$ cat design/flow/design.v
module avg(input clk, input [7:0]p1, input [7:0]p2, output reg [7:0]pout);
wire [7:0] outp;
assign outp = {1'b0 , p1[7:1]} + {1'b0 , p2[7:1]};
always@(posedge clk)
begin
	pout <= outp;
end 
endmodule
module subtract(input clk, input [7:0]p1, input [7:0]p2, output reg [7:0]pout);
wire [8:0] diff = {1'b0, p1} - {1'b0, p2};
wire [7:0] mag = diff[8] ? (8'd0 - diff[7:0]) : diff[7:0];
always@(posedge clk)
begin
	pout <= mag/2;
end 
endmodule
module wavelet_1d (clk ,pixel ,pix_out);
input clk ;
input [63:0] pixel ;
output reg [63:0] pix_out;
wire [63:0]pix_out_inter;
wire [63:0] out_illusion ;
genvar i;
	generate 
		for(i=0;i<4;i=i+1) 
		begin : name
			avg u0 (clk,pixel[16*i+7:16*i], pixel[16*i+15:16*i+8],out_illusion[8*i+7:8*i]);
			subtract u1 (clk,pixel[16*i+7:16*i], pixel[16*i+15:16*i+8],out_illusion[8*i+39:8*i+32]);
		end
	endgenerate 
	assign pix_out_inter = {out_illusion[31:0],out_illusion[63:32]};
always@(posedge clk)
	begin
		pix_out <= pix_out_inter;
	end
endmodule
module wavelet_2d (clk ,pixel_out1, pixel_out2 ,pixelcol_out1,pixelcol_out2,dwt_valid);
input clk ;
input [63:0] pixel_out1, pixel_out2 ;
output reg [63:0] pixelcol_out1,pixelcol_out2;
output reg dwt_valid;
wire [63:0]pixelcol1_inter,pixelcol2_inter;
wire [63:0] out_illusion20 ;
wire [63:0] out_illusion21;
genvar j;
	generate 
		for(j=0;j<8;j=j+1) 
		begin : name
			avg u0 (clk,pixel_out1[8*j+7:8*j], pixel_out2[8*j+7:8*j],out_illusion20[8*j+7:8*j]);
			subtract u1 (clk,pixel_out2[8*j+7:8*j], pixel_out1[8*j+7:8*j], out_illusion21[8*j+7:8*j]);
		end
	endgenerate 
	assign pixelcol1_inter = out_illusion20;
	assign pixelcol2_inter = out_illusion21;
always@(posedge clk)
	begin
		pixelcol_out1 <= pixelcol1_inter;
		pixelcol_out2 <= pixelcol2_inter;
	   dwt_valid <= 1'b1;
	end
endmodule
module DWT(clk, inp1,inp2,inp3,inp4,inp5,inp6,inp7,inp8, outp1,outp2,outp3,outp4,outp5,outp6,outp7,outp8,dwt_valid);
input clk;
input [63:0]inp1,inp2,inp3,inp4,inp5,inp6,inp7,inp8;
output [63:0] outp1,outp2,outp3,outp4,outp5,outp6,outp7,outp8;
output dwt_valid;
wire [63:0] inp_1d [7:0];
wire [63:0] out_1d [7:0];
wire dwt_valid1, dwt_valid2, dwt_valid3, dwt_valid4;
assign inp_1d [0] = inp1;
assign inp_1d [1] = inp2;
assign inp_1d [2] = inp3;
assign inp_1d [3] = inp4;
assign inp_1d [4] = inp5;
assign inp_1d [5] = inp6;
assign inp_1d [6] = inp7;
assign inp_1d [7] = inp8;
genvar j;
	generate 
		for(j=0;j<8;j=j+1) 
		begin : name
			wavelet_1d u0(clk,inp_1d[j],out_1d[j]);
		end
	endgenerate 
wavelet_2d x1 (clk, out_1d[0],out_1d[1],outp1,outp5,dwt_valid1);
wavelet_2d x2 (clk, out_1d[2],out_1d[3],outp2,outp6,dwt_valid2);
wavelet_2d x3 (clk, out_1d[4],out_1d[5],outp3,outp7,dwt_valid3);
wavelet_2d x4 (clk, out_1d[6],out_1d[7],outp4,outp8,dwt_valid4);
assign dwt_valid = dwt_valid1 && dwt_valid2 && dwt_valid3 && dwt_valid4;
endmodule
$ cat design/flow/run.sh
#!/bin/bash
# the make line also repeats each setting of config.mk as NAME=value (left out here)
make -C /OpenROAD-flow-scripts/flow DESIGN_CONFIG=/design/flow/config.mk WORK_HOME=/design/flow/orfs CLKGATE_MAP_FILE= finish
$ cat design/flow/config.mk
export PLATFORM = sky130hd
export DESIGN_NAME = DWT
export DESIGN_NICKNAME = DWT
export VERILOG_FILES = /design/flow/design.v
export SDC_FILE = /design/flow/constraint.sdc
export NUM_CORES = 4
export LEC_CHECK = 0
export CAP_MARGIN = 20
export CORE_MARGIN = 2
export CORE_UTILIZATION = 66
export CTS_CLUSTER_DIAMETER = 252
export MAX_ROUTING_LAYER = met4
export PLACE_DENSITY_LB_ADDON = 0.0
export SLEW_MARGIN = 10
export TNS_END_PERCENT = 5
$ cat design/flow/constraint.sdc
create_clock -name core_clock -period 5.08 [get_ports {clk}]
set_input_delay 1.0160 -clock core_clock [delete_from_list [all_inputs] [get_ports {clk}]]
set_output_delay 1.0160 -clock core_clock [all_outputs]
set_load 0.01 [all_outputs]
==> flow_summary.yaml, run 1 <==
# generated from flow reports
worst_setup_path:
  cp_max_fo: 3
  path_buffers: 3
  slowest_stage: "fa_1"
  r2r_slack_ps: 2430
  worstPathArrival_ps: 3760
  reg2reg_from: "name[5].u0.pix_out[56]$_DFF_P_"
  endpoint: "name[0].u0.name[3].u1.pout[6]$_DFF_P_"
  crit_path_end_kind: "register"
  critPathLaunchType: "primary input"
  cp.required_ps: 5770
  r2r_cells: 10
  r2r-end: "x3.name[7].u1.pout[6]$_DFF_P_"
  path_depth: 11
  crit_type: "primary input to register"
  startpoint: "inp1[48]"
  max_stage_delay_ps: 420
  crit_chain: "clkdlybuf4s50_1, inv_1, ha_1, inv_1, fa_1, a211oi_1, nor2_1, xnor2_1, nor3b_1, a31oi_1, xnor2_1"
  critPathTopFamily: "adder cells"
final_layout:
  layout.nets: 10800
  area_growth_syn_to_layout_pct: 21.8
  utilization_pct: 81.2
  fillers: 7586
  finalInstanceArea_um2: 101000
sta:
  hold_viol_final: 0
  setup_tns_ps: 0
  worst_slew_pin_slew_ps: 729
  clock_skew_ps: 32.5
  period_used_pct: 60.5
  rsz0062_at_grt: "no"
  slew_headroom_pct: 51.0
  max_freq_mhz: 325
  drv_slew: 0
  setup_violations: 0
  final.min_clock_period_ps: 3080
synth:
  ys_cells: 8029
  mux_share_pct: 0.873
  seq_area_frac_synth_pct: 45.8
  ys_types: 49
  enable_flop_cells: 0
  ys_sh_adder_pct: 18.1
  avgSynthCellArea_um2: 10.3
  simple_gate_area_share_pct: 6.46
  top_area_share_pct: 45.8
  top_logic_kind: "adder cells"
  yosys_area_um2: 82600
  xor_area_share_pct: 10.3
  syn_inst: 8029
  area_leaders: "dfxtp_1 46%, ha_1 15%, xnor2_1 7.7%, inv_1 5.3%, nor2_1 3.5%"
  synth-main-ff-cell: "dfxtp_1"
  top_area_cell: "dfxtp_1"
  synth_area_um2: 82600
  synthTopCellsByCount: "1888 x dfxtp_1, 1160 x inv_1, 992 x ha_1, 774 x nor2_1, 729 x xnor2_1"
  ys_ff: 1888
  yosysWarnings: 5
  most_common_cell: "dfxtp_1"
  aoi_share_pct: 12.5
  synth-async-reset-ratio_pct: 0
drt:
  vias_per_cell: 5.30
  route.detailed.drc: 0
  drt_first_iter_violations: 3588
  ant_nets: 0
  routed_wl_mm: 216
  wl_per_cell_um: 19.6
  vias: 58200
  firstDrtPassIters: 7
die:
  coreArea_um2: 124000
  chip_area_um2: 128000
  io_pins: 1026
  fp.dieH_um: 358
  fp_util_pct: 66.6
  num_rows: 129
  die_x_um: 358
placed_design:
  io_buffers: 976
  postPlaceCellArea_um2: 94000
  dpl.hpwl_mm: 171
  gp_congestion: 0.989
pwr:
  p_int_w: 0.0409
  p_sw_w: 0.0223
  netSwitchingFraction_pct: 35.3
  pg_comb_w: 0.0253
  pwr-share-comb_pct: 40.0
  pg_clk_w: 0.0142
  power_frac_seq_pct: 37.5
  finalPower_w: 0.0632
  vdd_drop_max_v: 0.000529
  power.share.clock_pct: 22.5
  largestPowerGroup: "combinational cells"
  power_density_nw_per_um2: 628
  pg_seq_w: 0.0237
  p_leak_nw: 45.4
worst_hold_path:
  worstHoldEndpoint: "x4.pixelcol_out2[50]$_DFF_P_"
  worstHoldStart: "x4.name[6].u1.pout[2]$_DFF_P_"
  hold_depth: 0
  hold_class: "register to register"
outcome:
  status: "finished clean"
grt:
  grt_max_degree: 17
  antenna_found_initial: 57
  grt_pass1_wl_mm: 323
  grt_pass1_vias: 58800
  grtUsageTotal_pct: 33.8
  grt_overflow: 0
clocking:
  clk_latency_ps: 820
  cts_root_buf: "clkbuf_16"
  cts_buffer_depth: 3
  holdBufCountCts: 0
  cts_resized: 0
  path_clk_slew_ps: 70
  cts_max_level: 4
  clkSinkCount: 1888
  post_cts_buffers: 0
  cts_tree: "yes"
  numCtsBuffers: 183
job:
  warning_count: 459
  timing.max_cap.violations: 0
[area by class of cell]
cell class / instances / area, µm² / share of cell area (%)
inverters: 1160 / 4350 / 4.33
flip-flops and latches: 1888 / 37800 / 37.6
clock inverters: 100 / 1250 / 1.25
repair buffers: 976 / 9770 / 9.71
diodes: 56 / 140 / 0.139
multi-input cells: 4930 / 40100 / 39.8
well taps: 1637 / 2050 / 2.04
clock buffers: 238 / 5170 / 5.14
[metal layers]
| metal | routed length [µm] | global-route usage (%) | share of wire, % | vias up |
|---|---|---|---|---|
| li1 | - | - | - | 28400 |
| met1 | 81000 | 36.2 | 38 | 27500 |
| met2 | 105000 | 57.1 | 49 | 1885 |
| met3 | 16600 | 8.39 | 7.7 | 509 |
| met4 | 12800 | 18.8 | 6.0 | 0 |
| met5 | 0 | - | 0 | - |
[stage by stage]
stage / hold WS (ps) / worst slack (ps) / std cells
after floorplan: 310 / 2290 / 8076
after global placement: 309 / 1390 / 10600
after detailed placement: 312 / 1330 / 10600
after CTS: 291 / 2080 / 10900
after global routing: 298 / 1970 / 11000
final: 296 / 2000 / 11000
==> run 2, diff against run 1 <==
- ABC_AREA: default -> 1
- CELL_PAD_IN_SITES_GLOBAL_PLACEMENT: default -> 0
- CORE_UTILIZATION: 66 -> 59
- CTS_CLUSTER_DIAMETER: 252 -> default
- GPL_TIMING_DRIVEN: default -> 0
- MAX_ROUTING_LAYER: met4 -> default
- PLACE_DENSITY: default -> 0.51
- PLACE_DENSITY_LB_ADDON: 0.0 -> default
- SETUP_SLACK_MARGIN: default -> 0.43
- SLEW_MARGIN: 10 -> 5
- TNS_END_PERCENT: 5 -> default
- clock period: 5.08 -> 4.5 ns (I/O delays scaled with it)
==> run 2 against run 1 <==
Area after synthesis increased by 8.9%. Wire length increased by 9.3%. Register-to-register slack worse by 90 ps. Die size rose by 22%. Critical path depth fell by 10. Synthesized cell count up 35%. Combinational power up 9.1%. Worst hold slack better by 18 ps. Cell count rose by 30%.
==> flow_summary.yaml, run 2 <==
# generated from flow reports
drt:
  ant_nets: 0
  wl_per_cell_um: 16.4
  vias: 71600
  route.detailed.drc: 0
  drt_first_iter_violations: 4001
  routed_wl_mm: 236
  firstDrtPassIters: 6
  vias_per_cell: 4.99
die:
  die_x_um: 394
  fp_util_pct: 59.3
  io_pins: 1026
  coreArea_um2: 152000
  fp.dieH_um: 394
  num_rows: 143
  chip_area_um2: 156000
synth:
  area_leaders: "dfxtp_1 42%, ha_1 14%, nand2_1 10%, inv_1 7.8%, nand3_1 4.4%"
  top_area_cell: "dfxtp_1"
  most_common_cell: "nand2_1"
  aoi_share_pct: 6.92
  avgSynthCellArea_um2: 8.27
  synth-async-reset-ratio_pct: 0
  top_area_share_pct: 42.0
  top_logic_kind: "simple AND/OR/NAND/NOR gates"
  enable_flop_cells: 0
  ys_cells: 10900
  yosysWarnings: 5
  simple_gate_area_share_pct: 19.4
  ys_types: 39
  ys_ff: 1888
  synthTopCellsByCount: "2389 x nand2_1, 1888 x dfxtp_1, 1865 x inv_1, 992 x ha_1, 795 x nand3_1"
  xor_area_share_pct: 5.92
  seq_area_frac_synth_pct: 42.0
  yosys_area_um2: 89900
  ys_sh_adder_pct: 16.7
  synth-main-ff-cell: "dfxtp_1"
  syn_inst: 10900
  mux_share_pct: 0
  synth_area_um2: 89900
pwr:
  p_sw_w: 0.0256
  p_leak_nw: 55.8
  power_density_nw_per_um2: 645
  power.share.clock_pct: 23.9
  vdd_drop_max_v: 0.000528
  pg_comb_w: 0.0276
  power_frac_seq_pct: 37.0
  pg_seq_w: 0.0261
  finalPower_w: 0.0705
  pg_clk_w: 0.0168
  largestPowerGroup: "combinational cells"
  netSwitchingFraction_pct: 36.3
  pwr-share-comb_pct: 39.2
  p_int_w: 0.0449
worst_hold_path:
  worstHoldStart: "x2.name[3].u1.pout[1]$_DFF_P_"
  hold_class: "register to register"
  hold_depth: 0
  worstHoldEndpoint: "x2.pixelcol_out2[25]$_DFF_P_"
grt:
  grt_pass1_wl_mm: 364
  grt_overflow: 0
  antenna_found_initial: 99
  grt_pass1_vias: 69700
  grt_max_degree: 17
  grtUsageTotal_pct: 29.5
worst_setup_path:
  r2r_slack_ps: 2340
  endpoint: "outp4[63]"
  crit_type: "register to output pin"
  path_depth: 1
  critPathTopFamily: "buffers and inverters"
  crit_chain: "clkdlybuf4s50_1"
  max_stage_delay_ps: 840
  cp.required_ps: 3600
  cp_max_fo: 1
  critPathLaunchType: "register"
  r2r_cells: 15
  path_buffers: 1
  worstPathArrival_ps: 1940
  slowest_stage: "clkdlybuf4s50_1"
  startpoint: "x4.pixelcol_out1[63]$_DFF_P_"
  r2r-end: "x2.name[4].u1.pout[5]$_DFF_P_"
  crit_path_end_kind: "output pin"
  reg2reg_from: "name[3].u0.pix_out[32]$_DFF_P_"
clocking:
  cts_resized: 0
  clk_latency_ps: 800
  path_clk_slew_ps: 70
  cts_tree: "yes"
  numCtsBuffers: 189
  holdBufCountCts: 0
  post_cts_buffers: 0
  clkSinkCount: 1888
  cts_root_buf: "clkbuf_16"
  cts_max_level: 4
  cts_buffer_depth: 3
sta:
  period_used_pct: 63.2
  clock_skew_ps: 20.3
  drv_slew: 0
  slew_headroom_pct: 41.5
  setup_violations: 0
  rsz0062_at_grt: "no"
  max_freq_mhz: 352
  setup_tns_ps: 0
  hold_viol_final: 0
  setup_ws_ps: 1660
  final.min_clock_period_ps: 2840
  worst_slew_pin_slew_ps: 866
outcome:
  status: "finished clean"
final_layout:
  layout.nets: 13700
  flop_area_um2: 37800
  area_growth_syn_to_layout_pct: 21.6
  fillers: 11800
  fin_cells: 14300
  logic_area_um2: 44200
job:
  warning_count: 461
  timing.max_cap.violations: 0
placed_design:
  gp_congestion: 0.947
  dpl.cell_count: 13900
  io_buffers: 976
  dp_slack_ps: 1110
  dpl.hpwl_mm: 192
[run 2: through the flow]
| stage | hold WS (ps) | area, µm² | util (%) |
|---|---|---|---|
| global placement | 310 | 102000 | 67.5 |
| global route | 320 | 109000 | 72.1 |
| detailed placement | 312 | 102000 | 67.5 |
| CTS | 318 | 109000 | 72.0 |
| finish | 314 | 109000 | 72.1 |
| floorplan | 310 | 90100 | - |
[run 2: final cells by class]
type / instances / share of cell area (%)
clock buffer: 240 / 4.88
clock inverter: 108 / 1.35
tap: 2030 / 2.32
multi-input combinational: 6962 / 40.4
timing repair buffer: 976 / 8.93
buffer: 165 / 0.876
sequential: 1888 / 34.6
inverter: 1909 / 6.55
antenna: 50 / 0.114
[run 2: per-layer routing]
layer | share of wire (%) | global-route usage [%] | vias to the layer above
li1 | - | - | 36400
met1 | 40 | 33.7 | 32500
met2 | 46 | 49.4 | 2018
met3 | 8.0 | 8.62 | 577
met4 | 5.7 | 16.2 | 78
met5 | 0.20 | 0 | -
==> run 3, diff against run 2 <==
- CORE_UTILIZATION: 59 -> 31
- CTS_CLUSTER_DIAMETER: default -> 392
- clock period: 4.5 -> 1.93 ns (I/O delays scaled with it)
==> run 3 against run 2 <==
The layout now fails its checks (negative setup slack). Register-to-register slack worse by 2400 ps. Combinational power went up to 3.0 times the previous value. Utilization down 29 points. Critical path depth is 14 higher. Setup slack got worse by 1800 ps. Highest routed layer unchanged. Clock skew grew 31 ps. Sequential share of layout area shrank 3.3 points. Flip-flop count is the same.
==> flow_summary.yaml, run 3 <==
# generated from flow reports
outcome:
  status: "failed layout checks"
  layout.failed_checks: "negative setup slack"
sta:
  rsz0062_at_grt: "yes"
  hold_viol_final: 0
  final.min_clock_period_ps: 2030
  max_freq_mhz: 493
  setup_violations: 18
  hold_ws_ps: 24.2
  worst_slew_pin_slew_ps: 540
  drv_slew: 0
  period_used_pct: 105
  setup_ws_ps: -99.0
  slew_headroom_pct: 63.6
  clock_skew_ps: 50.9
pwr:
  vdd_drop_max_v: 0.00104
  p_sw_w: 0.0684
  largestPowerGroup: "combinational cells"
  pg_seq_w: 0.0619
  pg_clk_w: 0.0421
  finalPower_w: 0.186
  pwr-share-comb_pct: 44.0
  power_frac_seq_pct: 33.3
  netSwitchingFraction_pct: 36.8
  p_int_w: 0.117
  p_leak_nw: 59.5
  power.share.clock_pct: 22.7
  power_density_nw_per_um2: 1500
  pg_comb_w: 0.0818
placed_design:
  gp_congestion: 0.900
  io_buffers: 976
  dpl.hpwl_mm: 192
  postPlaceCellArea_um2: 106000
  dpl.cell_count: 15700
worst_setup_path:
  endpoint: "x2.name[5].u1.pout[6]$_DFF_P_"
  path_buffers: 5
  slowest_stage: "fa_2"
  critPathLaunchType: "register"
  cp.required_ps: 2660
  crit_type: "register to register"
  crit_path_end_kind: "register"
  cp_max_fo: 3
  max_stage_delay_ps: 460
  crit_chain: "inv_1, ha_2, inv_2, fa_2, inv_2, buf_6, nand2_4, nor2_4, nand3_2, nor2_4, nand3_2, nand2_1, nand2_1, nand2_2, inv_2"
  path_depth: 15
  r2r_cells: 15
  r2r_slack_ps: -100
  critPathTopFamily: "simple AND/OR/NAND/NOR gates"
  reg2reg_from: "name[3].u0.pix_out[40]$_DFF_P_"
  r2r-end: "x2.name[5].u1.pout[6]$_DFF_P_"
  worstPathArrival_ps: 2760
  cp_common_cell: "inv_2"
  startpoint: "name[3].u0.pix_out[40]$_DFF_P_"
die:
  num_rows: 197
  fp.dieH_um: 543
  fp_util_pct: 31.2
  chip_area_um2: 294000
  coreArea_um2: 288000
  die_x_um: 543
  io_pins: 1026
grt:
  grtUsageTotal_pct: 15.5
  antenna_found_initial: 78
  grt_overflow: 0
  grt_max_degree: 16
  grt_pass1_wl_mm: 362
  grt_pass1_vias: 66400
final_layout:
  layout.nets: 14000
  utilization_pct: 42.8
  fin_cells: 16400
  finalInstanceArea_um2: 123000
  area_growth_syn_to_layout_pct: 37.3
synth:
  synth-main-ff-cell: "dfxtp_1"
  syn_inst: 10900
  avgSynthCellArea_um2: 8.27
  aoi_share_pct: 6.92
  ys_cells: 10900
  synth_area_um2: 89900
  area_leaders: "dfxtp_1 42%, ha_1 14%, nand2_1 10%, inv_1 7.8%, nand3_1 4.4%"
  ys_sh_adder_pct: 16.7
  synthTopCellsByCount: "2389 x nand2_1, 1888 x dfxtp_1, 1865 x inv_1, 992 x ha_1, 795 x nand3_1"
  mux_share_pct: 0
  top_area_cell: "dfxtp_1"
  yosysWarnings: 5
  synth-async-reset-ratio_pct: 0
  ys_types: 39
  most_common_cell: "nand2_1"
  enable_flop_cells: 0
  top_area_share_pct: 42.0
  simple_gate_area_share_pct: 19.4
  xor_area_share_pct: 5.92
  ys_ff: 1888
  top_logic_kind: "simple AND/OR/NAND/NOR gates"
  seq_area_frac_synth_pct: 42.0
  yosys_area_um2: 89900
clocking:
  clk_latency_ps: 870
  cts_tree: "yes"
  numCtsBuffers: 212
  cts_max_level: 4
  cts_buffer_depth: 4
  cts_root_buf: "clkbuf_16"
  path_clk_slew_ps: 60
  clkSinkCount: 1888
worst_hold_path:
  hold_depth: 4
  worstHoldEndpoint: "name[2].u0.name[0].u0.pout[1]$_DFF_P_"
  hold_class: "primary input to register"
  worstHoldStart: "inp3[10]"
job:
  warning_count: 462
  timing.max_cap.violations: 0
drt:
  ant_nets: 0
  vias: 70600
  route.detailed.drc: 0
  wl_per_cell_um: 14.9
  firstDrtPassIters: 6
  routed_wl_mm: 245
  drt_first_iter_violations: 3117
  vias_per_cell: 4.31
run 3: what timing repair did:
| item | in CTS | in global routing |
|---|---|---|
| endpoints found under the setup margin | 987 | 1107 |
| buffers inserted | 15 | 252 |
| hold buffers | 0 | 5 |
| gates resized | 2433 | 1969 |
| gates cloned | 0 | 16 |
| endpoints found under the hold margin | 0 | 5 |
| pin swaps | 71 | 626 |
run 3: area by class of cell:
cell class / count / area (µm²)
Sequential cell: 1888 / 38600
Inverter: 1909 / 7820
Timing Repair Buffer: 1253 / 12000
Clock buffer: 284 / 6070
Clock inverter: 102 / 1350
Tap cell: 3781 / 4730
Fill cell: 28500 / 165000
Multi-Input combinational cell: 6973 / 51700
Buffer: 165 / 1230
Antenna cell: 30 / 75.1
run 3: through the flow:
| step | TNS (ps) | setup WS [ps] |
|---|---|---|
| 5_1_grt | -5530 | -256 |
| 4_1_cts | -1820 | -89.5 |
| 2_1_floorplan | 0 | 64.6 |
| 3_3_place_gp | -189740 | -845 |
| 3_5_place_dp | -188860 | -836 |
| 6_report | -589 | -99.0 |
run 3: layer usage:
metal	share of wire [%]	global-route usage [%]	wire length [µm]	up-vias
met1	44	19.1	107000	31800
met3	4.8	2.90	11800	426
li1	-	-	-	37000
met2	47	26.4	115000	1319
met5	0.069	0	170	-
met4	4.2	6.29	10200	26
==> run 4, diff against run 3 <==
- ABC_AREA: 1 -> default
- CELL_PAD_IN_SITES_GLOBAL_PLACEMENT: 0 -> default
- CORE_UTILIZATION: 31 -> 72
- CTS_CLUSTER_DIAMETER: 392 -> 351
- CTS_CLUSTER_SIZE: default -> 100
- GPL_TIMING_DRIVEN: 0 -> default
- PLACE_DENSITY: 0.51 -> 0.36
- SETUP_SLACK_MARGIN: 0.43 -> default
- SLEW_MARGIN: 5 -> 20
- TNS_END_PERCENT: default -> 5
- clock period: 1.93 -> 1.98 ns (I/O delays scaled with it)
==> run 4 against run 3 <==
The run now fails in global routing (5_1_grt). Die size decreased by 60%. Area after synthesis decreased by 8.2%. Synthesized cell count decreased by 26%.
==> flow_summary.yaml, run 4 <==
# implementation run metrics
outcome:
  status: "aborted with a tool error"
  stop_stage: "global routing (5_1_grt)"
  firstError: "[ERROR GRT-0232] Routing congestion too high. Check the congestion heatmap in the GUI."
synth:
  ys_types: 49
  most_common_cell: "dfxtp_1"
  ys_ff: 1888
  top_logic_kind: "adder cells"
  syn_inst: 8029
  synth-main-ff-cell: "dfxtp_1"
  synthTopCellsByCount: "1888 x dfxtp_1, 1160 x inv_1, 992 x ha_1, 774 x nor2_1, 729 x xnor2_1"
  top_area_cell: "dfxtp_1"
  mux_share_pct: 0.873
  enable_flop_cells: 0
  aoi_share_pct: 12.5
  top_area_share_pct: 45.8
  simple_gate_area_share_pct: 6.46
  yosysWarnings: 5
  seq_area_frac_synth_pct: 45.8
  yosys_area_um2: 82600
  synth_area_um2: 82600
  ys_cells: 8029
  ys_sh_adder_pct: 18.1
  area_leaders: "dfxtp_1 46%, ha_1 15%, xnor2_1 7.7%, inv_1 5.3%, nor2_1 3.5%"
  synth-async-reset-ratio_pct: 0
  xor_area_share_pct: 10.3
  avgSynthCellArea_um2: 10.3
die:
  fp.dieH_um: 343
  die_x_um: 343
  coreArea_um2: 114000
  chip_area_um2: 117000
  num_rows: 124
  io_pins: 1026
  fp_util_pct: 72.4
placed_design:
  gp_congestion: 0.984
  dpl.hpwl_mm: 205
  io_buffers: 976
  dpl.cell_count: 11800
clocking:
  cts_buffer_depth: 3
  cts_root_buf: "clkbuf_16"
  cts_max_level: 1
  numCtsBuffers: 22
  clkSinkCount: 1888
  holdBufCountCts: 0
grt:
  grtUsageTotal_pct: 73.2
  grt_overflow: 374
==> run 4: routing by layer <==
metal | global-route usage, % | overflow
met4 | 76.3 | 167
met2 | 94.4 | 194
met3 | 55.7 | 12
met1 | 69.9 | 1
met5 | 18.3 | 0
==> run 4: per-stage QoR <==
step | total power (W) | cell area, µm² | hold WS (ps) | worst slack, ps | TNS (ps)
CTS | 0.152 | 107000 | 313 | -372 | -72270
detailed placement | 0.138 | 104000 | 312 | -1100 | -272640
global placement | 0.131 | 104000 | 310 | -811 | -209360
floorplan | 0.0995 | 83400 | 310 | -74.6 | -4830
==> run 4: timing repair <==
action / 4_1_cts
pin swaps: 180
resized: 747
buffers inserted: 28
hold endpoints to repair: 0
endpoints found under the setup margin: 747
==> run 5, diff against run 4 <==
- CORE_UTILIZATION: 72 -> 66
- CTS_CLUSTER_DIAMETER: 351 -> default
- CTS_CLUSTER_SIZE: 100 -> default
- PLACE_DENSITY: 0.36 -> 0.57
- SLEW_MARGIN: 20 -> 10
- TNS_END_PERCENT: 5 -> default
- clock period: 1.98 -> 5.09 ns (I/O delays scaled with it)
==> run 5 against run 4 <==
The run now finishes clean. Synthesized cell count is the same. Die size grew 9.0%. Area after synthesis is the same.
==> flow_summary.yaml, run 5 <==
# generated from flow reports
die:
  fp.dieH_um: 358
  num_rows: 129
  fp_util_pct: 66.6
  coreArea_um2: 124000
  die_x_um: 358
  io_pins: 1026
  chip_area_um2: 128000
synth:
  ys_types: 49
  aoi_share_pct: 12.5
  area_leaders: "dfxtp_1 46%, ha_1 15%, xnor2_1 7.7%, inv_1 5.3%, nor2_1 3.5%"
  enable_flop_cells: 0
  top_logic_kind: "adder cells"
  syn_inst: 8029
  xor_area_share_pct: 10.3
  seq_area_frac_synth_pct: 45.8
  mux_share_pct: 0.873
  top_area_cell: "dfxtp_1"
  ys_cells: 8029
  ys_ff: 1888
  ys_sh_adder_pct: 18.1
  yosys_area_um2: 82600
  synth-async-reset-ratio_pct: 0
  synth_area_um2: 82600
  synth-main-ff-cell: "dfxtp_1"
  yosysWarnings: 5
  synthTopCellsByCount: "1888 x dfxtp_1, 1160 x inv_1, 992 x ha_1, 774 x nor2_1, 729 x xnor2_1"
  simple_gate_area_share_pct: 6.46
  top_area_share_pct: 45.8
  avgSynthCellArea_um2: 10.3
  most_common_cell: "dfxtp_1"
grt:
  antenna_found_initial: 75
  grt_pass1_vias: 58600
  grtUsageTotal_pct: 32.2
  grt_pass1_wl_mm: 317
  grt_max_degree: 17
  grt_overflow: 0
clocking:
  cts_max_level: 4
  holdBufCountCts: 0
  cts_buffer_depth: 3
  clk_latency_ps: 830
  path_clk_slew_ps: 60
  clkSinkCount: 1888
  cts_resized: 0
  cts_root_buf: "clkbuf_16"
  cts_tree: "yes"
  post_cts_buffers: 0
  numCtsBuffers: 183
placed_design:
  dp_slack_ps: 1360
  io_buffers: 976
  dpl.hpwl_mm: 167
  dpl.cell_count: 10600
  gp_congestion: 0.970
drt:
  vias_per_cell: 5.27
  vias: 57900
  firstDrtPassIters: 5
  route.detailed.drc: 0
  wl_per_cell_um: 19.2
  ant_nets: 0
  drt_first_iter_violations: 2984
  routed_wl_mm: 211
sta:
  rsz0062_at_grt: "no"
  max_freq_mhz: 319
  worst_slew_pin_slew_ps: 680
  hold_ws_ps: 297
  final.min_clock_period_ps: 3140
  clock_skew_ps: 35.3
  setup_violations: 0
  setup_tns_ps: 0
  setup_ws_ps: 1950
  period_used_pct: 61.6
  hold_viol_final: 0
  slew_headroom_pct: 54.3
  drv_slew: 0
pwr:
  power_frac_seq_pct: 37.4
  pg_comb_w: 0.0251
  largestPowerGroup: "combinational cells"
  pg_seq_w: 0.0235
  p_leak_nw: 45.4
  pwr-share-comb_pct: 39.8
  p_sw_w: 0.0220
  pg_clk_w: 0.0144
  power.share.clock_pct: 22.9
  p_int_w: 0.0410
  netSwitchingFraction_pct: 34.9
  power_density_nw_per_um2: 626
  vdd_drop_max_v: 0.000591
  finalPower_w: 0.0630
final_layout:
  area_growth_syn_to_layout_pct: 21.9
  fillers: 7667
  flop_area_um2: 37800
  layout.nets: 10800
  logic_area_um2: 40100
  fin_cells: 11000
worst_setup_path:
  startpoint: "x1.pixelcol_out1[51]$_DFF_P_"
  path_buffers: 1
  reg2reg_from: "name[1].u0.pix_out[56]$_DFF_P_"
  endpoint: "outp1[51]"
  critPathTopFamily: "flip-flops"
  r2r_cells: 10
  r2r_slack_ps: 2560
  crit_chain: "clkdlybuf4s50_1"
  cp.required_ps: 4070
  crit_type: "register to output pin"
  worstPathArrival_ps: 2120
  crit_path_end_kind: "output pin"
  slowest_stage: "dfxtp_1"
  cp_max_fo: 2
  max_stage_delay_ps: 650
  path_depth: 1
  r2r-end: "x1.name[7].u1.pout[6]$_DFF_P_"
  critPathLaunchType: "register"
job:
  warning_count: 461
  timing.max_cap.violations: 0
outcome:
  status: "finished clean"
worst_hold_path:
  worstHoldStart: "x3.name[0].u0.pout[2]$_DFF_P_"
  worstHoldEndpoint: "x3.pixelcol_out1[2]$_DFF_P_"
  hold_class: "register to register"
  hold_depth: 0
==> run 5: layout make-up <==
| cell class | count | area share (%) |
|---|---|---|
| clock inverters | 102 | 1.56 |
| flip-flops and latches | 1888 | 37.5 |
| clock buffers | 231 | 4.93 |
| multi-input cells | 4930 | 39.8 |
| inverters | 1160 | 4.32 |
| well taps | 1637 | 2.03 |
| repair buffers | 976 | 9.70 |
| diodes | 52 | 0.129 |
==> run 5: per-stage QoR <==
step / util (%) / area (µm²)
6_report: 81.2 / 101000
5_1_grt: 81.2 / 101000
4_1_cts: 81.1 / 101000
3_5_place_dp: 75.9 / 94000
3_3_place_gp: 75.9 / 94000
2_1_floorplan: - / 82800
==> run 5: routing by layer <==
layer  GRT usage, %  vias up  wire length (µm)  part of all wire (%)
met5              0        -               410                  0.19
met3           9.25      637             16800                   8.0
met1           34.5    27100             78000                    37
met4           22.0       64             14800                   7.0
met2           54.9     1763            101000                    48
li1               -    28300                 -                     -
==> run 6, diff against run 5 <==
- CORE_UTILIZATION: 66 -> 68
- CTS_CLUSTER_DIAMETER: default -> 377
- CTS_CLUSTER_SIZE: default -> 15
- PLACE_DENSITY: 0.57 -> default
- SLEW_MARGIN: 10 -> 20
- clock period: 5.09 -> 2.29 ns (I/O delays scaled with it)
==> run 6 against run 5 <==
Clock skew decreased by 3.7 ps. Final area is 7.3% higher. Global-route usage grew 6.5 points. Sequential power rose by 130%. Combinational power increased to 2.9 times the previous value. Setup slack worse by 3100 ps. Sequential share of layout area fell by 2.5 points. Largest power group unchanged. Wire length grew 34%. Critical endpoint is now x3.name[7].u1.pout[6]$_DFF_P_. Now fails the layout checks on negative setup slack.
==> flow_summary.yaml, run 6 <==
# generated from flow reports
grt:
  grtUsageTotal_pct: 38.6
  grt_overflow: 0
  antenna_found_initial: 107
  grt_pass1_wl_mm: 373
  grt_max_degree: 17
  grt_pass1_vias: 67900
synth:
  synth-async-reset-ratio_pct: 0
  yosysWarnings: 5
  top_area_share_pct: 45.8
  mux_share_pct: 0.873
  synth_area_um2: 82600
  avgSynthCellArea_um2: 10.3
  synth-main-ff-cell: "dfxtp_1"
  ys_ff: 1888
  syn_inst: 8029
  yosys_area_um2: 82600
  aoi_share_pct: 12.5
  ys_sh_adder_pct: 18.1
  area_leaders: "dfxtp_1 46%, ha_1 15%, xnor2_1 7.7%, inv_1 5.3%, nor2_1 3.5%"
  seq_area_frac_synth_pct: 45.8
  top_area_cell: "dfxtp_1"
  simple_gate_area_share_pct: 6.46
  ys_cells: 8029
  xor_area_share_pct: 10.3
  ys_types: 49
  enable_flop_cells: 0
  synthTopCellsByCount: "1888 x dfxtp_1, 1160 x inv_1, 992 x ha_1, 774 x nor2_1, 729 x xnor2_1"
  top_logic_kind: "adder cells"
  most_common_cell: "dfxtp_1"
worst_setup_path:
  path_buffers: 1
  cp.required_ps: 2970
  worstPathArrival_ps: 4070
  crit_path_end_kind: "register"
  critPathLaunchType: "register"
  path_depth: 8
  r2r_cells: 8
  crit_chain: "inv_1, ha_2, nand2b_4, a21oi_1, xnor2_2, nor3b_4, a31oi_4, xnor2_1"
  startpoint: "name[4].u0.pix_out[57]$_DFF_P_"
  endpoint: "x3.name[7].u1.pout[6]$_DFF_P_"
  slowest_stage: "nor3b_4"
  r2r-end: "x3.name[7].u1.pout[6]$_DFF_P_"
  crit_type: "register to register"
  cp_max_fo: 3
  critPathTopFamily: "simple AND/OR/NAND/NOR gates"
  max_stage_delay_ps: 880
  reg2reg_from: "name[4].u0.pix_out[57]$_DFF_P_"
  r2r_slack_ps: -1100
drt:
  firstDrtPassIters: 17
  ant_nets: 0
  vias_per_cell: 5.79
  wl_per_cell_um: 24.0
  route.detailed.drc: 0
  vias: 68500
  drt_first_iter_violations: 6257
  routed_wl_mm: 283
sta:
  worst_slew_pin_slew_ps: 1010
  setup_ws_ps: -1100
  rsz0062_at_grt: "yes"
  setup_violations: 111
  period_used_pct: 148
  hold_viol_final: 0
  clock_skew_ps: 31.6
  final.min_clock_period_ps: 3390
  drv_slew: 0
  max_freq_mhz: 295
  slew_headroom_pct: 32.9
  setup_tns_ps: -17040
worst_hold_path:
  hold_class: "register to register"
  worstHoldStart: "x1.name[2].u1.pout[0]$_DFF_P_"
  worstHoldEndpoint: "x1.pixelcol_out2[16]$_DFF_P_"
  hold_depth: 0
die:
  fp_util_pct: 68.8
  die_x_um: 353
  io_pins: 1026
  chip_area_um2: 124000
  num_rows: 127
  fp.dieH_um: 353
  coreArea_um2: 120000
pwr:
  pg_seq_w: 0.0531
  netSwitchingFraction_pct: 39.0
  pwr-share-comb_pct: 48.4
  power_density_nw_per_um2: 1370
  vdd_drop_max_v: 0.00106
  largestPowerGroup: "combinational cells"
  pg_comb_w: 0.0716
  p_sw_w: 0.0576
  pg_clk_w: 0.0230
  power_frac_seq_pct: 36.0
  finalPower_w: 0.148
  p_int_w: 0.0901
  p_leak_nw: 49.7
  power.share.clock_pct: 15.6
clocking:
  path_clk_slew_ps: 80
  cts_tree: "yes"
  clk_latency_ps: 790
  cts_max_level: 4
  clkSinkCount: 1888
  cts_buffer_depth: 3
  numCtsBuffers: 143
  cts_root_buf: "clkbuf_16"
placed_design:
  dpl.hpwl_mm: 185
  dp_slack_ps: -785
  io_buffers: 976
  gp_congestion: 0.974
outcome:
  layout.failed_checks: "negative setup slack"
  status: "failed layout checks"
job:
  timing.max_cap.violations: 0
  warning_count: 464
final_layout:
  area_growth_syn_to_layout_pct: 30.8
  fillers: 5035
  layout.nets: 11700
## run 6: per-stage QoR
| stage | instance area [µm²] | hold slack, ps | std cells | util [%] |
|---|---|---|---|---|
| CTS | 105000 | 312 | 11700 | 87.8 |
| floorplan | 82800 | 310 | 8076 | - |
| global route | 108000 | 320 | 11800 | 89.9 |
| global placement | 101000 | 310 | 11500 | 84.3 |
| finish | 108000 | 302 | 11800 | 89.9 |
| detailed placement | 101000 | 312 | 11500 | 84.3 |
## run 6: layout make-up
cell class | instances | area (µm²) | area share, %
repair buffers | 1988 | 17400 | 16.1
well taps | 1612 | 2020 | 1.87
clock buffers | 150 | 3740 | 3.46
inverters | 1160 | 4360 | 4.04
multi-input cells | 4930 | 42400 | 39.3
diodes | 83 | 208 | 0.192
flip-flops and latches | 1888 | 37800 | 35.0
clock inverters | 6 | 52.6 | 0.0486
## run 6: metal layers
| layer | wire, µm | track usage (%) |
|---|---|---|
| met2 | 133000 | 67.4 |
| met5 | 468 | 0 |
| met4 | 29800 | 31.4 |
| met1 | 91000 | 39.0 |
| met3 | 28300 | 9.84 |
## run 6: repair_timing
action	in CTS	in global routing
endpoints found under the hold margin	0	0
resized	85	431
endpoints found under the setup margin	96	252
pin swaps	27	167
hold buffers	0	0
buffers inserted	6	46
==> run 7, diff against run 6 <==
- CORE_UTILIZATION: 68 -> 66
- CTS_CLUSTER_DIAMETER: 377 -> 52
- CTS_CLUSTER_SIZE: 15 -> default
- clock period: 2.29 -> 2.82 ns (I/O delays scaled with it)
==> run 7 against run 6 <==
Flip-flop count did not move. Synthesized cell count did not move. Sequential power fell by about 20%. Clock-buffer cell count rose by 100. Largest cell class unchanged. Cell count fell by 4.6%. Critical endpoint is now outp1[51]. Now clean on timing, DRC and antenna. Register-to-register slack improved by 1300 ps. Utilization fell by 7.0 points. Non-clock buffer count fell by 717. Sequential share of layout area rose by 1.7 points. Area after synthesis did not move. Clock power rose by 12%. Setup slack improved by 1300 ps.
==> flow_summary.yaml, run 7 <==
# generated from flow reports
outcome:
  status: "finished clean"
worst_setup_path:
  slowest_stage: "clkdlybuf4s50_1"
  endpoint: "outp1[51]"
  path_buffers: 1
  r2r_slack_ps: 240
  startpoint: "x1.pixelcol_out1[51]$_DFF_P_"
  max_stage_delay_ps: 640
  crit_type: "register to output pin"
  r2r_cells: 10
  cp.required_ps: 2260
  critPathLaunchType: "register"
  cp_max_fo: 2
  crit_path_end_kind: "output pin"
  critPathTopFamily: "buffers and inverters"
  crit_chain: "clkdlybuf4s50_1"
  path_depth: 1
  reg2reg_from: "name[1].u0.pix_out[56]$_DFF_P_"
  worstPathArrival_ps: 2060
  r2r-end: "x1.name[7].u1.pout[6]$_DFF_P_"
sta:
  max_freq_mhz: 381
  slew_headroom_pct: 56.4
  final.min_clock_period_ps: 2620
  rsz0062_at_grt: "no"
  drv_slew: 0
  setup_violations: 0
  hold_ws_ps: 311
  worst_slew_pin_slew_ps: 649
  hold_viol_final: 0
  clock_skew_ps: 21.4
  period_used_pct: 93.0
pwr:
  pg_clk_w: 0.0258
  p_int_w: 0.0745
  netSwitchingFraction_pct: 34.9
  pg_seq_w: 0.0424
  largestPowerGroup: "combinational cells"
  vdd_drop_max_v: 0.000924
  power.share.clock_pct: 22.5
  p_sw_w: 0.0400
  power_frac_seq_pct: 37.0
  pg_comb_w: 0.0463
  p_leak_nw: 46.9
  pwr-share-comb_pct: 40.4
  power_density_nw_per_um2: 1110
placed_design:
  postPlaceCellArea_um2: 96200
  dpl.hpwl_mm: 169
  gp_congestion: 0.960
  io_buffers: 976
synth:
  top_area_cell: "dfxtp_1"
  ys_cells: 8029
  most_common_cell: "dfxtp_1"
  ys_sh_adder_pct: 18.1
  top_logic_kind: "adder cells"
  yosysWarnings: 5
  enable_flop_cells: 0
  synth-main-ff-cell: "dfxtp_1"
  xor_area_share_pct: 10.3
  mux_share_pct: 0.873
  area_leaders: "dfxtp_1 46%, ha_1 15%, xnor2_1 7.7%, inv_1 5.3%, nor2_1 3.5%"
  simple_gate_area_share_pct: 6.46
  ys_ff: 1888
  synth-async-reset-ratio_pct: 0
  synthTopCellsByCount: "1888 x dfxtp_1, 1160 x inv_1, 992 x ha_1, 774 x nor2_1, 729 x xnor2_1"
  syn_inst: 8029
  seq_area_frac_synth_pct: 45.8
  yosys_area_um2: 82600
  ys_types: 49
  top_area_share_pct: 45.8
  synth_area_um2: 82600
  avgSynthCellArea_um2: 10.3
  aoi_share_pct: 12.5
drt:
  drt_first_iter_violations: 3287
  wl_per_cell_um: 19.1
  ant_nets: 0
  routed_wl_mm: 215
  vias: 59200
  vias_per_cell: 5.25
  route.detailed.drc: 0
  firstDrtPassIters: 6
grt:
  grtUsageTotal_pct: 32.6
  grt_pass1_wl_mm: 322
  grt_pass1_vias: 60400
  antenna_found_initial: 72
  grt_max_degree: 17
  grt_overflow: 0
die:
  fp.dieH_um: 358
  coreArea_um2: 124000
  die_x_um: 358
  num_rows: 129
  chip_area_um2: 128000
  io_pins: 1026
  fp_util_pct: 66.6
worst_hold_path:
  hold_depth: 0
  worstHoldEndpoint: "name[7].u0.pix_out[26]$_DFF_P_"
  worstHoldStart: "name[7].u0.name[3].u1.pout[2]$_DFF_P_"
  hold_class: "register to register"
final_layout:
  fillers: 7289
  layout.nets: 11100
  finalInstanceArea_um2: 103000
  area_growth_syn_to_layout_pct: 24.5
job:
  warning_count: 461
  timing.max_cap.violations: 0
clocking:
  cts_root_buf: "clkbuf_16"
  clk_latency_ps: 810
  clkSinkCount: 1888
  path_clk_slew_ps: 60
  cts_tree: "yes"
  numCtsBuffers: 186
  holdBufCountCts: 0
  cts_buffer_depth: 3
  cts_max_level: 4
## run 7: what timing repair did
item	4_1_cts	5_1_grt
endpoints found under the setup margin	0	1
gates resized	0	1
setup buffers	0	0
## run 7: cell type report
cell class | count | area, µm² | area share (%)
antenna | 49 | 123 | 0.119
clock buffer | 250 | 5310 | 5.16
clock inverter | 94 | 1170 | 1.14
inverter | 1160 | 4350 | 4.23
multi-input combinational | 4930 | 40100 | 39.0
sequential | 1888 | 37800 | 36.7
tap | 1637 | 2050 | 1.99
timing repair buffer | 1271 | 12000 | 11.7
## run 7: stage by stage
step           cells  total power, W  setup TNS, ps  setup slack (ps)  util [%]
3_5_place_dp   10900          0.0876         -26010              -442      77.6
3_3_place_gp   10900          0.0862         -13990              -389      77.6
2_1_floorplan   8076          0.0697              0               479         -
4_1_cts        11200           0.114              0               149      82.9
6_report       11300           0.114              0               199      83.0
5_1_grt        11300           0.120              0               110      83.0
## run 7: layer usage
metal	global-route usage (%)	vias up	share of wire, %
li1	-	28900	-
met1	34.3	27700	37
met2	56.6	1811	48
met3	9.09	650	7.5
met4	22.3	48	7.1
met5	0	-	0.16
==> run 8, diff against run 7 <==
- CORE_UTILIZATION: 66 -> 65
- CTS_CLUSTER_DIAMETER: 52 -> default
- CTS_CLUSTER_SIZE: default -> 38
- clock period: 2.82 -> 2.17 ns (I/O delays scaled with it)
==> run 8 against run 7 <==
Now fails the layout checks on negative setup slack. Flip-flop count unchanged. Clock power grew 28%. Sequential power rose by 32%. Largest cell class unchanged.
==> flow_summary.yaml, run 8 <==
# generated from flow reports
sta:
  clock_skew_ps: 24.0
  period_used_pct: 117
  final.min_clock_period_ps: 2540
  rsz0062_at_grt: "yes"
  setup_ws_ps: -368
  setup_violations: 93
  drv_slew: 0
  slew_headroom_pct: 55.6
  worst_slew_pin_slew_ps: 660
  hold_viol_final: 0
  max_freq_mhz: 394
worst_setup_path:
  critPathLaunchType: "register"
  r2r-end: "x3.name[7].u1.pout[6]$_DFF_P_"
  critPathTopFamily: "AND-OR/OR-AND gates"
  r2r_cells: 9
  cp_max_fo: 3
  reg2reg_from: "name[4].u0.pix_out[58]$_DFF_P_"
  endpoint: "x3.name[7].u1.pout[6]$_DFF_P_"
  max_stage_delay_ps: 450
  crit_type: "register to register"
  crit_chain: "inv_1, ha_1, buf_4, nor2_1, a211oi_1, o21a_1, o31ai_4, a31oi_4, xnor2_1"
  r2r_slack_ps: -370
  path_buffers: 2
  startpoint: "name[4].u0.pix_out[58]$_DFF_P_"
  worstPathArrival_ps: 3240
  slowest_stage: "o31ai_4"
  crit_path_end_kind: "register"
  path_depth: 9
  cp.required_ps: 2870
die:
  fp_util_pct: 65.6
  chip_area_um2: 130000
  io_pins: 1026
  num_rows: 130
  coreArea_um2: 126000
  fp.dieH_um: 360
  die_x_um: 360
synth:
  synthTopCellsByCount: "1888 x dfxtp_1, 1160 x inv_1, 992 x ha_1, 774 x nor2_1, 729 x xnor2_1"
  syn_inst: 8029
  most_common_cell: "dfxtp_1"
  mux_share_pct: 0.873
  synth-main-ff-cell: "dfxtp_1"
  top_area_share_pct: 45.8
  yosysWarnings: 5
  aoi_share_pct: 12.5
  yosys_area_um2: 82600
  seq_area_frac_synth_pct: 45.8
  top_logic_kind: "adder cells"
  synth-async-reset-ratio_pct: 0
  simple_gate_area_share_pct: 6.46
  top_area_cell: "dfxtp_1"
  area_leaders: "dfxtp_1 46%, ha_1 15%, xnor2_1 7.7%, inv_1 5.3%, nor2_1 3.5%"
  ys_cells: 8029
  avgSynthCellArea_um2: 10.3
  ys_ff: 1888
  ys_sh_adder_pct: 18.1
  enable_flop_cells: 0
  ys_types: 49
  xor_area_share_pct: 10.3
  synth_area_um2: 82600
drt:
  route.detailed.drc: 0
  routed_wl_mm: 267
  vias_per_cell: 5.54
  ant_nets: 0
  firstDrtPassIters: 6
  drt_first_iter_violations: 5250
  vias: 67400
  wl_per_cell_um: 22.0
job:
  warning_count: 463
  timing.max_cap.violations: 0
grt:
  grt_overflow: 0
  antenna_found_initial: 90
  grt_max_degree: 17
  grtUsageTotal_pct: 35.6
  grt_pass1_wl_mm: 361
  grt_pass1_vias: 67500
pwr:
  pg_comb_w: 0.0770
  power.share.clock_pct: 19.9
  power_frac_seq_pct: 33.7
  p_leak_nw: 52.2
  pg_seq_w: 0.0559
  power_density_nw_per_um2: 1470
  p_sw_w: 0.0622
  pwr-share-comb_pct: 46.4
  vdd_drop_max_v: 0.00105
  p_int_w: 0.104
  netSwitchingFraction_pct: 37.5
  pg_clk_w: 0.0330
  largestPowerGroup: "combinational cells"
clocking:
  path_clk_slew_ps: 70
  numCtsBuffers: 182
  cts_buffer_depth: 3
  cts_root_buf: "clkbuf_16"
  cts_tree: "yes"
  clk_latency_ps: 810
  holdBufCountCts: 0
  cts_max_level: 4
  clkSinkCount: 1888
outcome:
  status: "failed layout checks"
  layout.failed_checks: "negative setup slack"
worst_hold_path:
  hold_class: "register to register"
  worstHoldEndpoint: "name[7].u0.pix_out[6]$_DFF_P_"
  worstHoldStart: "name[7].u0.name[0].u1.pout[6]$_DFF_P_"
  hold_depth: 0
placed_design:
  dpl.hpwl_mm: 179
  postPlaceCellArea_um2: 102000
  io_buffers: 976
  gp_congestion: 0.976
  dp_slack_ps: -850
final_layout:
  finalInstanceArea_um2: 113000
  layout.nets: 11900
  area_growth_syn_to_layout_pct: 36.6
  fillers: 5474
==> run 8: through the flow <==
stage	hold WS (ps)	TNS, ps	utilization, %	total power (W)	instances
2_1_floorplan	310	0	-	0.0906	8076
3_3_place_gp	310	-140590	81.3	0.117	11700
3_5_place_dp	312	-162950	81.3	0.119	11700
4_1_cts	310	-876	86.9	0.154	12100
5_1_grt	316	-15570	89.6	0.172	12100
6_report	305	-7420	89.6	0.166	12200
==> run 8: per-layer routing <==
| metal | part of all wire (%) | track usage [%] | up-vias | wire length (µm) |
|---|---|---|---|---|
| met2 | 49 | 62.1 | 3435 | 130000 |
| met4 | 9.7 | 27.7 | 58 | 25900 |
| li1 | - | - | 30700 | - |
| met1 | 33 | 36.5 | 31900 | 89300 |
| met3 | 8.3 | 8.77 | 1365 | 22000 |
| met5 | 0.14 | 0 | - | 379 |
==> run 8: layout make-up <==
cell class                      instances  area [µm²]  share of cell area [%]
Clock buffer                          239        5050                    4.48
Clock inverter                        101        1180                    1.04
Antenna cell                           56         140                   0.124
Inverter                             1160        4360                    3.86
Tap cell                             1650        2060                    1.83
Timing Repair Buffer                 2135       18200                    16.2
Sequential cell                      1888       37900                    33.6
Multi-Input combinational cell       4930       43900                    38.9
==> run 8: repair_timing <==
item                                    in CTS  in global routing
pin swaps                                  107                281
gates resized                              446                593
endpoints found under the setup margin     366                286
setup buffers                               17                 52
==> run 9, diff against run 8 <==
- CORE_UTILIZATION: 65 -> 63
- CTS_CLUSTER_SIZE: 38 -> 55
- PLACE_DENSITY: default -> 0.57
- SETUP_SLACK_MARGIN: default -> 0.03
- SLEW_MARGIN: 20 -> 10
- clock period: 2.17 -> 1.54 ns (I/O delays scaled with it)
==> run 9 against run 8 <==
The run now fails in global routing (5_1_grt). Area after synthesis unchanged. Die size up 3.1%. Synthesized cell count unchanged.
==> flow_summary.yaml, run 9 <==
# implementation run metrics
synth:
  area_leaders: "dfxtp_1 46%, ha_1 15%, xnor2_1 7.7%, inv_1 5.3%, nor2_1 3.5%"
  top_area_cell: "dfxtp_1"
  enable_flop_cells: 0
  top_area_share_pct: 45.8
  ys_types: 49
  seq_area_frac_synth_pct: 45.8
  avgSynthCellArea_um2: 10.3
  top_logic_kind: "adder cells"
  yosys_area_um2: 82600
  ys_sh_adder_pct: 18.1
  synthTopCellsByCount: "1888 x dfxtp_1, 1160 x inv_1, 992 x ha_1, 774 x nor2_1, 729 x xnor2_1"
  syn_inst: 8029
  mux_share_pct: 0.873
  xor_area_share_pct: 10.3
  ys_cells: 8029
  synth-async-reset-ratio_pct: 0
  synth-main-ff-cell: "dfxtp_1"
  aoi_share_pct: 12.5
  simple_gate_area_share_pct: 6.46
  synth_area_um2: 82600
  yosysWarnings: 5
  most_common_cell: "dfxtp_1"
  ys_ff: 1888
outcome:
  status: "aborted with a tool error"
  stop_stage: "global routing (5_1_grt)"
  firstError: "[ERROR DPL-0038] Utilization greater than 100%, impossible to legalize"
placed_design:
  gp_congestion: 0.959
  dpl.hpwl_mm: 197
  dp_slack_ps: -1320
  postPlaceCellArea_um2: 110000
  io_buffers: 976
die:
  fp.dieH_um: 366
  chip_area_um2: 134000
  fp_util_pct: 63.6
  num_rows: 132
  die_x_um: 366
  io_pins: 1026
  coreArea_um2: 130000
clocking:
  clkSinkCount: 1888
  holdBufCountCts: 0
  cts_max_level: 4
  cts_buffer_depth: 3
  numCtsBuffers: 178
  cts_root_buf: "clkbuf_16"
[run 9: repair_timing]
action,CTS
setup buffers,142
resized,3944
gates cloned,0
pin swaps,528
endpoints found under the hold margin,0
endpoints found under the setup margin,1054
[run 9: through the flow]
| stage | TNS [ps] | cells |
|---|---|---|
| after detailed placement | -496280 | 12500 |
| after CTS | -160030 | 12900 |
| after floorplan | -127630 | 8076 |
| after global placement | -451930 | 12500 |
==> run 10, diff against run 9 <==
- ABC_AREA: default -> 0
- CELL_PAD_IN_SITES_GLOBAL_PLACEMENT: default -> 0
- CORE_UTILIZATION: 63 -> 45
- CTS_CLUSTER_DIAMETER: default -> 392
- CTS_CLUSTER_SIZE: 55 -> default
- GPL_TIMING_DRIVEN: default -> 0
- PLACE_DENSITY: 0.57 -> 0.43
- SETUP_SLACK_MARGIN: 0.03 -> 0.43
- SLEW_MARGIN: 10 -> 5
- clock period: 1.54 -> 1.93 ns (I/O delays scaled with it)
==> run 10 against run 9 <==
Now fails the layout checks on negative setup slack. Die size rose by 40%. Area after synthesis did not move. Synthesized cell count did not move.
==> flow_summary.yaml, run 10 <==
# generated from flow reports
pwr:
  finalPower_w: 0.187
  pg_clk_w: 0.0382
  pg_seq_w: 0.0626
  power_density_nw_per_um2: 1630
  pg_comb_w: 0.0863
  largestPowerGroup: "combinational cells"
  p_leak_nw: 50.9
  vdd_drop_max_v: 0.000951
  power_frac_seq_pct: 33.5
  p_sw_w: 0.0653
  pwr-share-comb_pct: 46.1
  power.share.clock_pct: 20.4
  netSwitchingFraction_pct: 34.9
  p_int_w: 0.122
synth:
  aoi_share_pct: 12.5
  area_leaders: "dfxtp_1 46%, ha_1 15%, xnor2_1 7.7%, inv_1 5.3%, nor2_1 3.5%"
  seq_area_frac_synth_pct: 45.8
  synthTopCellsByCount: "1888 x dfxtp_1, 1160 x inv_1, 992 x ha_1, 774 x nor2_1, 729 x xnor2_1"
  synth-main-ff-cell: "dfxtp_1"
  most_common_cell: "dfxtp_1"
  yosysWarnings: 5
  ys_ff: 1888
  enable_flop_cells: 0
  xor_area_share_pct: 10.3
  ys_cells: 8029
  yosys_area_um2: 82600
  avgSynthCellArea_um2: 10.3
  ys_types: 49
  ys_sh_adder_pct: 18.1
  top_logic_kind: "adder cells"
  top_area_share_pct: 45.8
  synth_area_um2: 82600
  mux_share_pct: 0.873
  synth-async-reset-ratio_pct: 0
  simple_gate_area_share_pct: 6.46
  syn_inst: 8029
  top_area_cell: "dfxtp_1"
sta:
  max_freq_mhz: 456
  final.min_clock_period_ps: 2200
  setup_violations: 144
  setup_ws_ps: -265
  worst_slew_pin_slew_ps: 681
  hold_viol_final: 0
  rsz0062_at_grt: "yes"
  setup_tns_ps: -14630
  period_used_pct: 114
  clock_skew_ps: 27.4
  slew_headroom_pct: 54.2
  drv_slew: 0
drt:
  vias_per_cell: 4.74
  vias: 57700
  drt_first_iter_violations: 1970
  ant_nets: 0
  firstDrtPassIters: 8
  route.detailed.drc: 0
  routed_wl_mm: 216
  wl_per_cell_um: 17.8
die:
  coreArea_um2: 183000
  io_pins: 1026
  fp.dieH_um: 432
  fp_util_pct: 45.2
  num_rows: 157
  chip_area_um2: 187000
  die_x_um: 432
outcome:
  layout.failed_checks: "negative setup slack"
  status: "failed layout checks"
final_layout:
  fillers: 14900
  utilization_pct: 62.8
  fin_cells: 12200
  area_growth_syn_to_layout_pct: 38.9
  layout.nets: 11200
clocking:
  numCtsBuffers: 193
  path_clk_slew_ps: 60
  cts_tree: "yes"
  cts_root_buf: "clkbuf_16"
  clk_latency_ps: 830
  cts_max_level: 4
  cts_buffer_depth: 3
  clkSinkCount: 1888
worst_setup_path:
  crit_type: "register to register"
  critPathTopFamily: "adder cells"
  endpoint: "x2.name[2].u1.pout[5]$_DFF_P_"
  worstPathArrival_ps: 2910
  startpoint: "name[2].u0.pix_out[16]$_DFF_P_"
  crit_path_end_kind: "register"
  max_stage_delay_ps: 380
  crit_chain: "ha_4, inv_2, fa_2, buf_4, xnor2_2, nand3b_1, o311ai_2, xor2_1"
  r2r_cells: 8
  cp_max_fo: 3
  cp.required_ps: 2650
  r2r-end: "x2.name[2].u1.pout[5]$_DFF_P_"
  path_buffers: 2
  critPathLaunchType: "register"
  r2r_slack_ps: -270
  path_depth: 8
  reg2reg_from: "name[2].u0.pix_out[16]$_DFF_P_"
  slowest_stage: "dfxtp_1"
placed_design:
  dp_slack_ps: -1130
  gp_congestion: 0.894
  dpl.hpwl_mm: 169
  io_buffers: 976
  dpl.cell_count: 11400
grt:
  grt_max_degree: 17
  antenna_found_initial: 118
  grtUsageTotal_pct: 22.0
  grt_pass1_vias: 57800
  grt_pass1_wl_mm: 316
  grt_overflow: 0
job:
  timing.max_cap.violations: 0
  warning_count: 464
worst_hold_path:
  worstHoldEndpoint: "name[3].u0.name[1].u0.pout[0]$_DFF_P_"
  hold_depth: 3
  worstHoldStart: "inp4[17]"
  hold_class: "primary input to register"
-- run 10: repair_timing --
action                                  4_1_cts  5_1_grt
endpoints found under the hold margin         0        5
pin swaps                                   384      532
endpoints found under the setup margin     1037     1086
gates resized                              3781     1261
hold buffers                                  0        5
setup buffers                               167      160
-- run 10: final cells by class --
class / instances / area, µm² / share of cell area, %
antenna: 56 / 140 / 0.122
clock buffer: 251 / 5380 / 4.69
multi-input combinational: 4930 / 49100 / 42.8
clock inverter: 95 / 1230 / 1.07
tap: 2385 / 2980 / 2.60
timing repair buffer: 1308 / 12100 / 10.5
sequential: 1888 / 38500 / 33.6
buffer: 98 / 582 / 0.507
inverter: 1160 / 4790 / 4.17
-- run 10: routing by layer --
| metal | part of all wire, % | wire [µm] | GRT usage, % |
|---|---|---|---|
| met2 | 51 | 111000 | 39.4 |
| met4 | 7.2 | 15500 | 15.8 |
| met3 | 4.3 | 9350 | 4.17 |
| met5 | 0.062 | 134 | 0 |
| met1 | 37 | 80900 | 23.1 |
-- run 10: stage by stage --
stage	area, µm²	hold WS [ps]
finish	115000	13.0
global route	115000	14.3
CTS	109000	13.9
detailed placement	96800	312
global placement	96800	310
floorplan	84000	310
==> run 11, diff against run 10 <==
- CAP_MARGIN: 20 -> 10
- CELL_PAD_IN_SITES_GLOBAL_PLACEMENT: 0 -> 3
- CORE_MARGIN: 2 -> 6
- CORE_UTILIZATION: 45 -> 33
- CTS_CLUSTER_DIAMETER: 392 -> default
- CTS_CLUSTER_SIZE: default -> 76
- GPL_ROUTABILITY_DRIVEN: default -> 1
- GPL_TIMING_DRIVEN: 0 -> 1
- MAX_ROUTING_LAYER: default -> met5
- MIN_ROUTING_LAYER: default -> met2
- PLACE_DENSITY: 0.43 -> default
- PLACE_DENSITY_LB_ADDON: default -> 0.21
- SETUP_SLACK_MARGIN: 0.43 -> 0.5
- SLEW_MARGIN: 5 -> 10
- TNS_END_PERCENT: default -> 80
- clock period: 1.93 -> 4.14 ns (I/O delays scaled with it)
==> run 11 against run 10 <==
Area after synthesis stayed put. Clock-buffer cell count is 8 higher. Final area is 9.7% lower. Critical path depth decreased by 7. Global-route usage rose by 4.4 points. Setup slack gained 1400 ps. Largest cell class unchanged. Wire length grew 10%. Utilization shrank 21 points. Flip-flop count unchanged. Now clean on timing, DRC and antenna.
==> flow_summary.yaml, run 11 <==
# generated from flow reports
sta:
  setup_violations: 0
  drv_slew: 0
  max_freq_mhz: 330
  period_used_pct: 73.2
  hold_viol_final: 0
  rsz0062_at_grt: "no"
  setup_tns_ps: 0
  setup_ws_ps: 1110
  final.min_clock_period_ps: 3030
  worst_slew_pin_slew_ps: 879
  clock_skew_ps: 38.0
  slew_headroom_pct: 41.2
synth:
  seq_area_frac_synth_pct: 45.8
  top_logic_kind: "adder cells"
  simple_gate_area_share_pct: 6.46
  ys_cells: 8029
  top_area_share_pct: 45.8
  xor_area_share_pct: 10.3
  area_leaders: "dfxtp_1 46%, ha_1 15%, xnor2_1 7.7%, inv_1 5.3%, nor2_1 3.5%"
  ys_ff: 1888
  yosys_area_um2: 82600
  synth_area_um2: 82600
  synthTopCellsByCount: "1888 x dfxtp_1, 1160 x inv_1, 992 x ha_1, 774 x nor2_1, 729 x xnor2_1"
  avgSynthCellArea_um2: 10.3
  yosysWarnings: 5
  top_area_cell: "dfxtp_1"
  enable_flop_cells: 0
  most_common_cell: "dfxtp_1"
  ys_sh_adder_pct: 18.1
  ys_types: 49
  syn_inst: 8029
  aoi_share_pct: 12.5
  mux_share_pct: 0.873
  synth-main-ff-cell: "dfxtp_1"
  synth-async-reset-ratio_pct: 0
final_layout:
  layout.nets: 10800
  area_growth_syn_to_layout_pct: 25.5
  fin_cells: 12700
  flop_area_um2: 37800
  fillers: 24100
  logic_area_um2: 40100
  finalInstanceArea_um2: 104000
worst_setup_path:
  r2r_cells: 10
  crit_chain: "clkdlybuf4s50_1"
  r2r_slack_ps: 1400
  cp_max_fo: 1
  reg2reg_from: "name[3].u0.pix_out[56]$_DFF_P_"
  worstPathArrival_ps: 2200
  crit_path_end_kind: "output pin"
  path_buffers: 1
  startpoint: "x2.pixelcol_out1[6]$_DFF_P_"
  slowest_stage: "clkdlybuf4s50_1"
  r2r-end: "x2.name[7].u1.pout[6]$_DFF_P_"
  cp.required_ps: 3310
  critPathTopFamily: "buffers and inverters"
  critPathLaunchType: "register"
  crit_type: "register to output pin"
  endpoint: "outp2[6]"
  path_depth: 1
  max_stage_delay_ps: 1050
worst_hold_path:
  hold_depth: 0
  worstHoldStart: "name[1].u0.name[3].u0.pout[3]$_DFF_P_"
  worstHoldEndpoint: "name[1].u0.pix_out[59]$_DFF_P_"
  hold_class: "register to register"
clocking:
  cts_resized: 0
  cts_max_level: 4
  post_cts_buffers: 0
  cts_buffer_depth: 3
  cts_tree: "yes"
  clk_latency_ps: 850
  holdBufCountCts: 0
  path_clk_slew_ps: 60
  clkSinkCount: 1888
  cts_root_buf: "clkbuf_16"
  numCtsBuffers: 209
die:
  chip_area_um2: 262000
  die_x_um: 512
  fp_util_pct: 33.2
  fp.dieH_um: 512
  num_rows: 183
  io_pins: 1026
  coreArea_um2: 249000
drt:
  vias_per_cell: 6.15
  drt_first_iter_violations: 7445
  route.detailed.drc: 0
  ant_nets: 0
  wl_per_cell_um: 18.8
  firstDrtPassIters: 8
  routed_wl_mm: 239
  vias: 78300
pwr:
  p_int_w: 0.0516
  power_frac_seq_pct: 36.7
  p_sw_w: 0.0286
  pg_clk_w: 0.0196
  pg_comb_w: 0.0312
  pg_seq_w: 0.0294
  largestPowerGroup: "combinational cells"
  power.share.clock_pct: 24.4
  power_density_nw_per_um2: 774
  p_leak_nw: 45.9
  vdd_drop_max_v: 0.000457
  netSwitchingFraction_pct: 35.6
  pwr-share-comb_pct: 38.9
placed_design:
  dpl.cell_count: 12300
  dpl.hpwl_mm: 189
  gp_congestion: 0.912
  postPlaceCellArea_um2: 96200
  dp_slack_ps: 601
  io_buffers: 976
grt:
  grt_overflow: 0
  grt_pass1_wl_mm: 353
  grt_pass1_vias: 89500
  antenna_found_initial: 0
  grtUsageTotal_pct: 26.4
  grt_max_degree: 17
job:
  timing.max_cap.violations: 0
  warning_count: 460
outcome:
  status: "finished clean"
run 11: through the flow:
step	hold slack [ps]	utilization, %	total power (W)
global placement	310	38.7	0.0605
detailed placement	312	38.7	0.0604
CTS	306	41.6	0.0804
floorplan	310	-	0.0475
global route	319	41.6	0.0860
finish	299	41.7	0.0802
run 11: cell type report:
class                      count  area share [%]
timing repair buffer         979            9.45
clock inverter               126            1.54
inverter                    1160            4.20
tap                         3330            4.02
antenna                       56           0.135
multi-input combinational   4930            38.6
clock buffer                 259            5.56
sequential                  1888            36.5
run 11: per-layer routing:
layer | vias to the layer above | part of all wire (%) | global-route usage (%)
met4 | 52 | 4.1 | 3.47
met1 | 28500 | 0 | -
met5 | - | 1.1 | 9.61
li1 | 28200 | - | -
met2 | 20600 | 52 | 30.5
met3 | 974 | 43 | 38.0
Power is estimated from default activity; no workload was simulated.
